Setup of run A:
// mult32x32_fast
module mult32x32_fast (
    input logic clk,             
    input logic reset,           
    input logic start,           
    input logic [31:0] a,        
    input logic [31:0] b,        
    output logic busy,           
    output logic [63:0] product  
);
    logic [1:0] a_sel;
    logic b_sel;
    logic [2:0] shift_sel;
    logic upd_prod;
    logic clr_prod;
    logic a_msb_is_0;
    logic b_msw_is_0;
    mult32x32_fast_fsm f_fsm_m(
        .clk(clk),
        .reset(reset),
        .start(start),
        .busy(busy),
        .a_sel(a_sel),
        .b_sel(b_sel),
        .shift_sel(shift_sel),
        .upd_prod(upd_prod),
        .clr_prod(clr_prod),
        .a_msb_is_0(a_msb_is_0),
        .b_msw_is_0(b_msw_is_0)
    );
    mult32x32_fast_arith f_arith_m(
        .clk(clk),
        .reset(reset),
        .a(a),
        .b(b),
        .a_sel(a_sel),
        .b_sel(b_sel),
        .shift_sel(shift_sel),
        .upd_prod(upd_prod),
        .clr_prod(clr_prod),
        .a_msb_is_0(a_msb_is_0),
        .b_msw_is_0(b_msw_is_0),
        .product(product)
    );
endmodule
For scale: about 73 flip-flops, roughly 130 I/O pins, roughly 11000 um^2 of cells after synthesis.
clock: 5.1 ns
lec_check: 0
cap_margin: 20
core_margin: 2
core_utilization: 57
hold_slack_margin: 0.26
place_density_lb_addon: 0.02
setup_slack_margin: 1.32
slew_margin: 20
run.sh (not shown) runs the stock make flow with config.mk's settings and CLKGATE_MAP_FILE=.
Run A got as far as global routing (5_1_grt), where a tool error ended the run.
> inputs changed (run A -> run B)
--- a/flow/config.mk
+++ b/flow/config.mk
@@ -8,7 +8,4 @@
 export CAP_MARGIN = 20
 export CORE_MARGIN = 2
-export CORE_UTILIZATION = 57
-export HOLD_SLACK_MARGIN = 0.26
-export PLACE_DENSITY_LB_ADDON = 0.02
-export SETUP_SLACK_MARGIN = 1.32
+export CORE_UTILIZATION = 55
 export SLEW_MARGIN = 20
==> flow/constraint.sdc <==
create_clock -name core_clock -period 5.15 [get_ports {clk}]
set_input_delay 1.0300 -clock core_clock [delete_from_list [all_inputs] [get_ports {clk}]]
set_output_delay 1.0300 -clock core_clock [all_outputs]
set_load 0.01 [all_outputs]
Notes after the runs:
Run A and run B: no clean run. Compared with run A, in run B die area higher; row count higher; horizontal extent of the die higher. Compared with run A, run B shows a higher worst setup timing slack at the placement stage. As far as clock sink count goes, run A and run B are indistinguishable; the numbers are identical.
Setup changes, run B to run C
--- a/flow/config.mk
+++ b/flow/config.mk
@@ -8,4 +8,5 @@
 export CAP_MARGIN = 20
 export CORE_MARGIN = 2
-export CORE_UTILIZATION = 55
+export CORE_UTILIZATION = 58
+export SETUP_SLACK_MARGIN = -0.49
 export SLEW_MARGIN = 20
==> flow/constraint.sdc <==
create_clock -name core_clock -period 8.6 [get_ports {clk}]
set_input_delay 1.7200 -clock core_clock [delete_from_list [all_inputs] [get_ports {clk}]]
set_output_delay 1.7200 -clock core_clock [all_outputs]
set_load 0.01 [all_outputs]
- Finished, but not clean: run C, with negative setup slack.
- Run B -> run C: area reported by Yosys stat delta 0, exact match
- Horizontal die size (higher): run B
- Compared to run B, run C was floorplanned on a smaller die.
- Compared with run B, run C shows a higher starting density of the core.
Input changes introduced in run D (baseline for comparison: run C):
--- a/flow/config.mk
+++ b/flow/config.mk
@@ -8,5 +8,4 @@
 export CAP_MARGIN = 20
 export CORE_MARGIN = 2
-export CORE_UTILIZATION = 58
-export SETUP_SLACK_MARGIN = -0.49
+export CORE_UTILIZATION = 40
 export SLEW_MARGIN = 20
==> flow/constraint.sdc <==
create_clock -name core_clock -period 9.5 [get_ports {clk}]
set_input_delay 1.9000 -clock core_clock [delete_from_list [all_inputs] [get_ports {clk}]]
set_output_delay 1.9000 -clock core_clock [all_outputs]
set_load 0.01 [all_outputs]
==> results <==
Every stage of the flow completed for run D, and the final layout passed the timing, design-rule and antenna checks. Looking at filler cell count in the final layout, run D sits 1515 above run C. Non-clock buffer count was lower in run D than in run C. Route | run D vs run C | wire shorter in run D. Area of the die delta for run D relative to run C: about 44% higher. The average wire per cell in the routed design number comes out higher for run C vs run D. In the tables for run C and run D, required time at the worst-slack endpoint reads lower with run C. Against run C, run D comes in 0.061 ns lower on transition time at the pin with the least slew margin.

---

## exp/willow
mult32x32_fast again, from the RTL that the note above started with.
// mult32x32_fast
module mult32x32_fast (
    input logic clk,             
    input logic reset,           
    input logic start,           
    input logic [31:0] a,        
    input logic [31:0] b,        
    output logic busy,           
    output logic [63:0] product  
);
clock: 9.96 ns
lec_check: 0
cap_margin: 20
cell_pad_in_sites_global_placement: 0
core_aspect_ratio: 1.0
core_margin: 2
core_utilization: 61
cts_cluster_diameter: 41
cts_cluster_size: 29
gpl_routability_driven: 1
hold_slack_margin: -0.09
setup_slack_margin: 1.52
slew_margin: 20
tns_end_percent: 5
No stage failed in exp/willow, and the final checks on the layout all came back clean.
Changes in exp/violet relative to exp/willow:
# exp/willow
export LEC_CHECK = 0
export CAP_MARGIN = 20
export CELL_PAD_IN_SITES_GLOBAL_PLACEMENT = 0
export CORE_ASPECT_RATIO = 1.0
export CORE_MARGIN = 2
export CORE_UTILIZATION = 61
export CTS_CLUSTER_DIAMETER = 41
export CTS_CLUSTER_SIZE = 29
export GPL_ROUTABILITY_DRIVEN = 1
export HOLD_SLACK_MARGIN = -0.09
export SETUP_SLACK_MARGIN = 1.52
export SLEW_MARGIN = 20
export TNS_END_PERCENT = 5
create_clock -name core_clock -period 9.96 [get_ports {clk}]
# exp/violet
export LEC_CHECK = 0
export CAP_MARGIN = 20
export CORE_MARGIN = 2
export CORE_UTILIZATION = 58
export SLEW_MARGIN = 20
create_clock -name core_clock -period 5.18 [get_ports {clk}]
## What came out
Status(exp/violet) = ERROR, stage = global routing (5_1_grt)
exp/violet vs exp/willow — cell total after placement climbed by more than 10%
Diff exp/violet..exp/willow | yosys stat chip area | negligible
exp/violet vs. exp/willow: chip area up about 5%; count of distinct cell types in the synthesized netlist comparable; die span in y went up about 2.5%.
Post-CTS setup-driven buffer insertion count is higher on exp/violet
Re number of standard cells reported by yosys: no difference whatsoever between exp/violet and exp/willow.
Inputs modified between exp/violet and exp/umber:
# exp/violet
export LEC_CHECK = 0
export CAP_MARGIN = 20
export CORE_MARGIN = 2
export CORE_UTILIZATION = 58
export SLEW_MARGIN = 20
create_clock -name core_clock -period 5.18 [get_ports {clk}]
# exp/umber
export LEC_CHECK = 0
export CAP_MARGIN = 20
export CORE_MARGIN = 2
export CORE_UTILIZATION = 58
export CTS_CLUSTER_SIZE = 54
export HOLD_SLACK_MARGIN = -0.1
export SETUP_SLACK_MARGIN = -0.49
export SLEW_MARGIN = 20
create_clock -name core_clock -period 8.6 [get_ports {clk}]
### Flow results
Comparing exp/violet with exp/umber, the gate count after technology mapping came out essentially unchanged.
| exp/umber | all stages done | FAIL | negative setup slack |
Compared with exp/violet, exp/umber shows a buffer count from post-CTS setup fixing that is 51 lower.
Taking exp/violet as the reference, in exp/umber placed wire-length estimate after detailed placement down about 7%, quantity of gates resized following cts down 158, cell area after placement down 3.9%.
Input changes introduced in exp/raven (baseline for comparison: exp/umber):
# exp/umber
export LEC_CHECK = 0
export CAP_MARGIN = 20
export CORE_MARGIN = 2
export CORE_UTILIZATION = 58
export CTS_CLUSTER_SIZE = 54
export HOLD_SLACK_MARGIN = -0.1
export SETUP_SLACK_MARGIN = -0.49
export SLEW_MARGIN = 20
create_clock -name core_clock -period 8.6 [get_ports {clk}]
# exp/raven
export LEC_CHECK = 0
export CAP_MARGIN = 20
export CORE_MARGIN = 2
export CORE_UTILIZATION = 57
export SLEW_MARGIN = 20
create_clock -name core_clock -period 5.18 [get_ports {clk}]
==> results <==
exp/raven never completed; the flow aborted with a tool error in global routing (5_1_grt).
exp/raven against exp/umber; post-CTS setup-driven buffer insertion count is up by more than 100%.
The die of exp/raven is larger than the one used in exp/umber.
Against exp/umber, exp/raven comes in about 3.7% higher on placed wire-length estimate after detailed placement.
The inputs of exp/xenon differ from those of exp/raven as listed below.
# exp/raven
export LEC_CHECK = 0
export CAP_MARGIN = 20
export CORE_MARGIN = 2
export CORE_UTILIZATION = 57
export SLEW_MARGIN = 20
create_clock -name core_clock -period 5.18 [get_ports {clk}]
# exp/xenon
export LEC_CHECK = 0
export CAP_MARGIN = 20
export CORE_MARGIN = 2
export CORE_UTILIZATION = 40
export SLEW_MARGIN = 20
create_clock -name core_clock -period 9.33 [get_ports {clk}]
## What came out
exp/xenon: flow completed, timing, DRC and antenna clean
exp/xenon -> exp/raven: post-synthesis mux area share flat
| x dimension of the die | lower: exp/raven |
The post-CTS setup repair buffer count reported for exp/xenon is smaller than that of exp/raven by 52.
For area of the die, dividing the value from exp/xenon by the value from exp/raven gives 1.4.
Cell count in the Yosys report: exp/raven vs exp/xenon identical
The inputs of exp/delta differ from those of exp/xenon as listed below.
# exp/xenon
export LEC_CHECK = 0
export CAP_MARGIN = 20
export CORE_MARGIN = 2
export CORE_UTILIZATION = 40
export SLEW_MARGIN = 20
create_clock -name core_clock -period 9.33 [get_ports {clk}]
# exp/delta
export LEC_CHECK = 0
export CAP_MARGIN = 20
export CORE_MARGIN = 2
export CORE_UTILIZATION = 20
export SLEW_MARGIN = 20
create_clock -name core_clock -period 12.2 [get_ports {clk}]
==> results <==
Diff exp/xenon -> exp/delta: hold buffer count at cts held steady; cell count grew by 2.0%.

---

Starting RTL as in the previous note.
Settings: LEC_CHECK=0, CAP_MARGIN=5, CELL_PAD_IN_SITES_GLOBAL_PLACEMENT=2, CORE_ASPECT_RATIO=0.6, CORE_MARGIN=7, CORE_UTILIZATION=24, CTS_CLUSTER_DIAMETER=283, CTS_CLUSTER_SIZE=18, GPL_ROUTABILITY_DRIVEN=0, HOLD_SLACK_MARGIN=0.03, MAX_ROUTING_LAYER=met4, MIN_ROUTING_LAYER=met1, PLACE_DENSITY_LB_ADDON=0.13, SLEW_MARGIN=20; clock period 11.8 ns.
The baseline finished with timing, DRC and antenna clean.
Then changed:
==> flow/config.mk (replaced) <==
export PLATFORM = sky130hd
export DESIGN_NAME = mult32x32_fast
export DESIGN_NICKNAME = mult32x32_fast
export VERILOG_FILES = /design/flow/design.v
export SDC_FILE = /design/flow/constraint.sdc
export NUM_CORES = 4
export LEC_CHECK = 0
export CAP_MARGIN = 20
export CORE_MARGIN = 2
export CORE_UTILIZATION = 69
export SLEW_MARGIN = 20
==> flow/constraint.sdc (replaced) <==
create_clock -name core_clock -period 9.33 [get_ports {clk}]
set_input_delay 1.8660 -clock core_clock [delete_from_list [all_inputs] [get_ports {clk}]]
set_output_delay 1.8660 -clock core_clock [all_outputs]
set_load 0.01 [all_outputs]
What happened: With this change the flow failed in global routing. Die size came out lower by 67%. Synthesized cell count is unchanged. Area after synthesis stays the same.
Then changed:
--- a/flow/config.mk
+++ b/flow/config.mk
@@ -8,4 +8,5 @@
 export CAP_MARGIN = 20
 export CORE_MARGIN = 2
-export CORE_UTILIZATION = 69
+export CORE_UTILIZATION = 57
+export SETUP_SLACK_MARGIN = -0.82
 export SLEW_MARGIN = 20
==> flow/constraint.sdc (replaced) <==
create_clock -name core_clock -period 8.26 [get_ports {clk}]
set_input_delay 1.6520 -clock core_clock [delete_from_list [all_inputs] [get_ports {clk}]]
set_output_delay 1.6520 -clock core_clock [all_outputs]
set_load 0.01 [all_outputs]
Outcome: This time the run finished with setup timing left; area after synthesis is unchanged; die area is higher by about a fifth; synthesized cell count does not change.
Then changed:
--- a/flow/config.mk
+++ b/flow/config.mk
@@ -8,5 +8,6 @@
 export CAP_MARGIN = 20
 export CORE_MARGIN = 2
-export CORE_UTILIZATION = 57
+export CORE_UTILIZATION = 65
 export SETUP_SLACK_MARGIN = -0.82
 export SLEW_MARGIN = 20
+export TNS_END_PERCENT = 5
==> flow/constraint.sdc (replaced) <==
create_clock -name core_clock -period 9.39 [get_ports {clk}]
set_input_delay 1.8780 -clock core_clock [delete_from_list [all_inputs] [get_ports {clk}]]
set_output_delay 1.8780 -clock core_clock [all_outputs]
set_load 0.01 [all_outputs]
Outcome: The new run finished but failed the layout checks on setup timing; critical path depth went up by 2; non-clock buffer count went down by 114; final area went down by 11%.
